## build 61
Design arctan, start of the top module:
module arctan #
	(
		parameter integer C_S00_AXIS_TDATA_WIDTH	= 32,
		parameter integer C_M00_AXIS_TDATA_WIDTH	= 32,
    parameter integer ITERATIONS = 16
	)
	(
		input wire  s00_axis_aclk, s00_axis_aresetn,
		input wire  s00_axis_tlast, s00_axis_tvalid,
		input wire [C_S00_AXIS_TDATA_WIDTH-1 : 0] s00_axis_tdata,
		input wire [(C_S00_AXIS_TDATA_WIDTH/8)-1: 0] s00_axis_tstrb,
		output logic  s00_axis_tready,
		input wire  m00_axis_aclk, m00_axis_aresetn,
		input wire  m00_axis_tready,
		output logic  m00_axis_tvalid, m00_axis_tlast,
		output logic [C_M00_AXIS_TDATA_WIDTH-1 : 0] m00_axis_tdata,
		output logic [(C_M00_AXIS_TDATA_WIDTH/8)-1: 0] m00_axis_tstrb
	);
==> flow/config.mk <==
export PLATFORM = sky130hd
export DESIGN_NAME = arctan
export DESIGN_NICKNAME = arctan
export VERILOG_FILES = /design/flow/design.v
export SDC_FILE = /design/flow/constraint.sdc
export NUM_CORES = 4
export LEC_CHECK = 0
export ABC_AREA = 1
export CAP_MARGIN = 0
export CORE_MARGIN = 2
export CORE_UTILIZATION = 72
export CTS_CLUSTER_DIAMETER = 381
export CTS_CLUSTER_SIZE = 72
export MAX_ROUTING_LAYER = met4
export PLACE_DENSITY = 0.64
export SETUP_SLACK_MARGIN = 0.27
export SLEW_MARGIN = 20
==> flow/constraint.sdc <==
create_clock -name core_clock -period 2.62 [get_ports {s00_axis_aclk}]
set_input_delay 0.5240 -clock core_clock [delete_from_list [all_inputs] [get_ports {s00_axis_aclk}]]
set_output_delay 0.5240 -clock core_clock [all_outputs]
set_load 0.01 [all_outputs]
run.sh (not shown) runs the stock make flow with config.mk's settings and CLKGATE_MAP_FILE=.
Build 61: it failed with a tool error in 5_1_grt, so there are no final results.
## Diff of input files: build 27 against build 61
- ABC_AREA: 1 -> 0
- CTS_CLUSTER_DIAMETER: 381 -> 336
- CTS_CLUSTER_SIZE: 72 -> 98
- CAP_MARGIN: 0 -> 20
- PLACE_DENSITY: 0.64 -> unset
- MAX_ROUTING_LAYER: met4 -> unset
- SETUP_SLACK_MARGIN: 0.27 -> unset
- the clock period (ns, I/O delays scaled along): 2.62 -> 2.49
Results
- Between build 61 and build 27, die boundary height decreased.
- Build 27 vs build 61 on fraction of the mapped netlist area in compound gates: build 27 is the higher one.
- Relative to build 61, area after detailed placement decreased by about 3% in build 27.
- When build 27 is set beside build 61, its xor/xnor cell area share of the yosys netlist turns out to be 5.8 points larger.
- Build 27 vs build 61: number of cells in Yosys stat down in build 27
- Sort build 61 and build 27 by sequential-to-total area share from yosys stat desc -> top: build 27
- Build 27 got as far as 4_1_cts, where a tool error ended the run.
- Looking at half-perimeter wire length of the detailed placement result across both flows, build 27 is the stronger of the two, with build 61 trailing.
- | mean cell area of the mapped netlist | build 27 vs build 61 | about 26% higher |
- Share of synthesized cell area in and, or, nand and nor gates (build 27 over build 61): decrease, 10 points
#### Input delta (build 78 over build 27)
- removing CTS_CLUSTER_DIAMETER (formerly 336)
- removing ABC_AREA (formerly 0)
- removing CTS_CLUSTER_SIZE (formerly 98)
- changing CORE_UTILIZATION from 72 to 37
- changing the clock period (ns, I/O delays scaled along) from 2.49 to 4.47
### Flow results
Build 78 ran to completion and came out clean on the timing, DRC and antenna checks.
Worst slack at placement ends up lower on build 27.
Summary — sum of net half-perimeters after detailed placement, build 78 relative to build 27: lower, by 17%.
The die of build 78 is larger than the one used in build 27.

The RTL this note starts from:
==> flow/design.v <==
module arctan #
	(
		parameter integer C_S00_AXIS_TDATA_WIDTH	= 32,
		parameter integer C_M00_AXIS_TDATA_WIDTH	= 32,
    parameter integer ITERATIONS = 16
	)
	(
		input wire  s00_axis_aclk, s00_axis_aresetn,
		input wire  s00_axis_tlast, s00_axis_tvalid,
		input wire [C_S00_AXIS_TDATA_WIDTH-1 : 0] s00_axis_tdata,
		input wire [(C_S00_AXIS_TDATA_WIDTH/8)-1: 0] s00_axis_tstrb,
		output logic  s00_axis_tready,
		input wire  m00_axis_aclk, m00_axis_aresetn,
		input wire  m00_axis_tready,
		output logic  m00_axis_tvalid, m00_axis_tlast,
		output logic [C_M00_AXIS_TDATA_WIDTH-1 : 0] m00_axis_tdata,
		output logic [(C_M00_AXIS_TDATA_WIDTH/8)-1: 0] m00_axis_tstrb
	);
  parameter int PI_15 = 102943;
  logic m00_axis_tvalid_reg, m00_axis_tlast_reg;
  logic [C_M00_AXIS_TDATA_WIDTH-1 : 0] m00_axis_tdata_reg;
  logic [(C_M00_AXIS_TDATA_WIDTH/8)-1: 0] m00_axis_tstrb_reg;
  logic signed [(C_S00_AXIS_TDATA_WIDTH/2)-1:0] x_pipe [ITERATIONS-1:0];
  logic signed [(C_S00_AXIS_TDATA_WIDTH/2)-1:0] y_pipe [ITERATIONS-1:0];
  logic signed [(C_S00_AXIS_TDATA_WIDTH)-1:0] phase [ITERATIONS-1:0];
  logic [ITERATIONS-1:0] valid_pipe, tlast_pipe;
  logic [(C_S00_AXIS_TDATA_WIDTH/8)-1:0] strobe_pipe [ITERATIONS-1:0];
  assign s00_axis_tready = m00_axis_tready || ~valid_pipe[ITERATIONS-1];
  assign m00_axis_tvalid = valid_pipe[ITERATIONS-1];
  assign m00_axis_tlast = tlast_pipe[ITERATIONS-1];
  assign m00_axis_tstrb = strobe_pipe[ITERATIONS-1];
  logic signed [(C_S00_AXIS_TDATA_WIDTH/2)-1:0] atan_lut [ITERATIONS-1:0];
  always_comb begin
        atan_lut[0] = 16'h6487;   
        atan_lut[1] = 16'h3B58;   
        atan_lut[2] = 16'h1F5B;   
        atan_lut[3] = 16'h0FEA;   
        atan_lut[4] = 16'h07FD;   
        atan_lut[5] = 16'h03FF;   
        atan_lut[6] = 16'h01FF;   
        atan_lut[7] = 16'h00FF;   
        atan_lut[8] = 16'h007F;   
        atan_lut[9] = 16'h003F;   
        atan_lut[10] = 16'h001F;   
        atan_lut[11] = 16'h000F;   
        atan_lut[12] = 16'h0007;   
        atan_lut[13] = 16'h0003;   
        atan_lut[14] = 16'h0001;   
        atan_lut[15] = 16'h0000;   
  end
  wire signed [(C_S00_AXIS_TDATA_WIDTH/2)-1:0] x_in = s00_axis_tdata[(C_S00_AXIS_TDATA_WIDTH/2)-1: 0];
  wire signed [(C_S00_AXIS_TDATA_WIDTH/2)-1:0] y_in = s00_axis_tdata[C_S00_AXIS_TDATA_WIDTH-1:(C_S00_AXIS_TDATA_WIDTH/2)];
  assign m00_axis_tdata = phase[ITERATIONS-1];
  always_ff @(posedge s00_axis_aclk)begin
    if (s00_axis_aresetn==0)begin
      for (int i = 0; i < ITERATIONS; i++) begin
                x_pipe[i] <= '0;
                y_pipe[i] <= '0;
                phase[i] <= '0;
                valid_pipe[i] <= 1'b0;
                strobe_pipe[i] <= '0;
                tlast_pipe[i] <= 1'b0;
      end
    end else begin
      if (s00_axis_tready)begin
        if (s00_axis_tvalid) begin
            if ((x_in < 0 ) && (y_in< 0)) begin
              x_pipe[0] <= -x_in;
              y_pipe[0] <= -y_in;
              phase[0] <= -PI_15;
            end else if ((x_in < 0 ) && (y_in >= 0)) begin
              x_pipe[0] <= -x_in;
              y_pipe[0] <= -y_in;
              phase[0] <= PI_15;
            end else begin
              x_pipe[0] <= x_in;
              y_pipe[0] <= y_in;
              phase[0] <= '0;
            end
            valid_pipe[0] <= 1'b1;
            tlast_pipe[0] <= s00_axis_tlast;
            strobe_pipe[0] <= s00_axis_tstrb;
        end else begin
            valid_pipe[0] <= 1'b0;
            tlast_pipe[0] <= 1'b0;
            strobe_pipe[0] <= '0;
        end
        for (int i = 1; i < ITERATIONS; i++) begin
            if (valid_pipe[i-1]) begin
              if (y_pipe[i-1] >= 0) begin
                x_pipe[i] <= x_pipe[i-1] + (y_pipe[i-1] >>> i-1);
                y_pipe[i] <= y_pipe[i-1] - (x_pipe[i-1] >>> i-1);
                phase[i] <= phase[i-1] + atan_lut[i-1];
              end else begin
                x_pipe[i] <= x_pipe[i-1] - (y_pipe[i-1] >>> i-1);
                y_pipe[i] <= y_pipe[i-1] + (x_pipe[i-1] >>> i-1);
                phase[i] <= phase[i-1] - atan_lut[i-1];
              end
              valid_pipe[i] <= valid_pipe[i-1];
              strobe_pipe[i] <= strobe_pipe[i-1];
              tlast_pipe[i] <= tlast_pipe[i-1];
            end else begin
              valid_pipe[i] <= 0;
              strobe_pipe[i] <= 0;
              tlast_pipe[i] <= 0;
            end
        end
      end
    end
  end
endmodule
export LEC_CHECK = 0
export ABC_AREA = 0
export CAP_MARGIN = 20
export CELL_PAD_IN_SITES_GLOBAL_PLACEMENT = 2
export CORE_MARGIN = 2
export CORE_UTILIZATION = 72
export CTS_CLUSTER_DIAMETER = 32
export CTS_CLUSTER_SIZE = 45
export MAX_ROUTING_LAYER = met4
export MIN_ROUTING_LAYER = met1
export PLACE_DENSITY = 0.67
export SETUP_SLACK_MARGIN = 0.08
export SLEW_MARGIN = 20
create_clock -name core_clock -period 2.38 [get_ports {s00_axis_aclk}]
The starting point ended with an error in global placement without I/O (3_1_place_gp_skip_io) on GPL-0301.
==> next run, changes <==
- ABC_AREA: 0 -> not set
- CELL_PAD_IN_SITES_GLOBAL_PLACEMENT: 2 -> not set
- CTS_CLUSTER_DIAMETER: 32 -> not set
- CTS_CLUSTER_SIZE: 45 -> not set
- MAX_ROUTING_LAYER: met4 -> not set
- MIN_ROUTING_LAYER: met1 -> not set
- PLACE_DENSITY: 0.67 -> not set
- SETUP_SLACK_MARGIN: 0.08 -> -0.21
- clock period: 2.38 -> 3.08 ns (I/O delays scaled with it)
After rerunning: The new run reached the layout checks and failed them: negative setup slack; area after synthesis does not change; synthesized cell count is unchanged; die size is unchanged.
==> next run, changes <==
- ABC_AREA: not set -> 1
- SETUP_SLACK_MARGIN: -0.21 -> 0.91
Result: Now the flow aborted during global routing (5_1_grt); synthesized area is higher by 20%; die area is higher by 19%; synthesized cell count is higher by 51%.
==> next run, changes <==
- ABC_AREA: 1 -> not set
- PLACE_DENSITY: not set -> 0.64
- SETUP_SLACK_MARGIN: 0.91 -> 0.7
- clock period: 3.08 -> 3.82 ns (I/O delays scaled with it)
=>
- The new run never finished: it broke off in global routing (5_1_grt)
- area after synthesis goes down by about 16%
- synthesized cell count goes down by 34%
- die area goes down by 16%
